==> inputs of 11-11 <==
==> flow/design.v (excerpt) <==
module axi_dma_controller #(
    parameter int ADDR_WD = 32,
    parameter int DATA_WD = 32,
    parameter int CHANNEL_COUNT = 8,  
    parameter int MAX_BURST_LEN = 16,  
    localparam int STRB_WD = DATA_WD / 8
) (
    input wire                    clk,
    input wire                    rst,
    input wire                    cmd_valid,
    input wire [ADDR_WD-1:0]      cmd_src_addr,
    input wire [ADDR_WD-1:0]      cmd_dst_addr,
    input wire [1:0]              cmd_burst,
    input wire [ADDR_WD-1:0]      cmd_len,
    input wire [2:0]              cmd_size,
    output wire                   cmd_ready,
    output wire                   M_AXI_ARVALID,
    output wire [ADDR_WD-1:0]     M_AXI_ARADDR,
    output wire [7:0]             M_AXI_ARLEN,
    output wire [2:0]             M_AXI_ARSIZE,
    output wire [1:0]             M_AXI_ARBURST,
    input wire                    M_AXI_ARREADY,
    input wire                    M_AXI_RVALID,
    input wire [DATA_WD-1:0]      M_AXI_RDATA,
    input wire [1:0]              M_AXI_RRESP,
    input wire                    M_AXI_RLAST,
    output wire                   M_AXI_RREADY,
    output wire                   M_AXI_AWVALID,
    output wire [ADDR_WD-1:0]     M_AXI_AWADDR,
    output wire [7:0]             M_AXI_AWLEN,
    output wire [2:0]             M_AXI_AWSIZE,
    output wire [1:0]             M_AXI_AWBURST,
    input wire                    M_AXI_AWREADY,
    output wire                   M_AXI_WVALID,
    output wire [DATA_WD-1:0]     M_AXI_WDATA,
    output wire [STRB_WD-1:0]     M_AXI_WSTRB,
    output wire                   M_AXI_WLAST,
    input wire                    M_AXI_WREADY,
    input wire                    M_AXI_BVALID,
    input wire [1:0]              M_AXI_BRESP,
    output wire                   M_AXI_BREADY
);
Settings: LEC_CHECK=0, ABC_AREA=1, CAP_MARGIN=20, CELL_PAD_IN_SITES_DETAIL_PLACEMENT=1, CORE_MARGIN=2, CORE_UTILIZATION=53, GPL_TIMING_DRIVEN=1, HOLD_SLACK_MARGIN=0.29, MIN_ROUTING_LAYER=met1, PLACE_DENSITY_LB_ADDON=0.19, SLEW_MARGIN=30, TNS_END_PERCENT=25; clock period 13.5 ns.
run.sh (not shown) runs the stock make flow with config.mk's settings and CLKGATE_MAP_FILE=.
==> inputs of 12-12, as changes to 11-11 <==
ABC_AREA = unset   (was 1)
CELL_PAD_IN_SITES_DETAIL_PLACEMENT = unset   (was 1)
CORE_UTILIZATION = 61   (was 53)
CTS_CLUSTER_SIZE = 37   (was unset)
GPL_TIMING_DRIVEN = unset   (was 1)
HOLD_SLACK_MARGIN = unset   (was 0.29)
MIN_ROUTING_LAYER = unset   (was met1)
PLACE_DENSITY_LB_ADDON = unset   (was 0.19)
SETUP_SLACK_MARGIN = 1.83   (was unset)
SLEW_MARGIN = 20   (was 30)
TNS_END_PERCENT = unset   (was 25)
==> flow/constraint.sdc (replaced) <==
create_clock -name core_clock -period 6.48 [get_ports {clk}]
set_input_delay 1.2960 -clock core_clock [delete_from_list [all_inputs] [get_ports {clk}]]
set_output_delay 1.2960 -clock core_clock [all_outputs]
set_load 0.01 [all_outputs]
==> inputs of 01-05, as changes to 11-11 <==
ABC_AREA = unset   (was 1)
CELL_PAD_IN_SITES_DETAIL_PLACEMENT = unset   (was 1)
CORE_UTILIZATION = 69   (was 53)
CTS_CLUSTER_SIZE = 25   (was unset)
GPL_TIMING_DRIVEN = unset   (was 1)
HOLD_SLACK_MARGIN = unset   (was 0.29)
MIN_ROUTING_LAYER = unset   (was met1)
PLACE_DENSITY_LB_ADDON = unset   (was 0.19)
SETUP_SLACK_MARGIN = 0.57   (was unset)
SLEW_MARGIN = 20   (was 30)
TNS_END_PERCENT = unset   (was 25)
==> flow/constraint.sdc (replaced) <==
create_clock -name core_clock -period 6.48 [get_ports {clk}]
set_input_delay 1.2960 -clock core_clock [delete_from_list [all_inputs] [get_ports {clk}]]
set_output_delay 1.2960 -clock core_clock [all_outputs]
set_load 0.01 [all_outputs]
==> results <==
11-11 produced a clean layout. 01-05 died in global routing (5_1_grt) on GRT-0116. 12-12 finished with negative setup slack left. Total power: 12-12 is larger than 11-11 (about 140%). Against 11-11, the final cell count of 12-12 is lower by 20%. Against 01-05, the synthesized cell count of 11-11 is larger by 49%. Between 12-12 and 11-11, the lower first-iteration DRC count is in 11-11 (gap about 1%, measured against 11-11). In 11-11 the hold slack is lower than in 12-12, by 0.0073 ns. Between 11-11 and 12-12, the lower critical path depth is in 11-11 (gap 4).
==> figures <==
item	12-12	01-05	11-11
Final setup violation count	243	-	0
Avg Cell Area, Syn	14.7 µm²	14.7 µm²	9.97 µm²
Vias	63,800	-	76,100
Hold Path End	i_wr.i_initiator.m_axi_awaddr[4]	-	i_wr.i_req_gen.wr_req_valid
Residual antenna-violating net count after detailed routing	0	-	0
CP endpoint	M_AXI_ARLEN[7]	-	cmd_ready
Final setup skew	0.128 ns	-	0.0804 ns
Sequential Power Share	22.7%	-	26.1%
Outcome	finished with violations	did not finish	finished clean
Stage where the flow stopped	-	global routing (5_1_grt)	-
Violated checks	negative setup slack	-	-
Final standard cell utilization of the core	77.7%	-	59.9%
Area overhead of the layout relative to synthesis	26.6%	-	12.6%
Worst-path fanout max	8	-	22
Kind of path behind the tightest hold check	reg -> reg	-	reg -> reg
Number of cells traversed by the worst register-to-register path	45	-	54
Power is estimated from default activity; no workload was simulated.
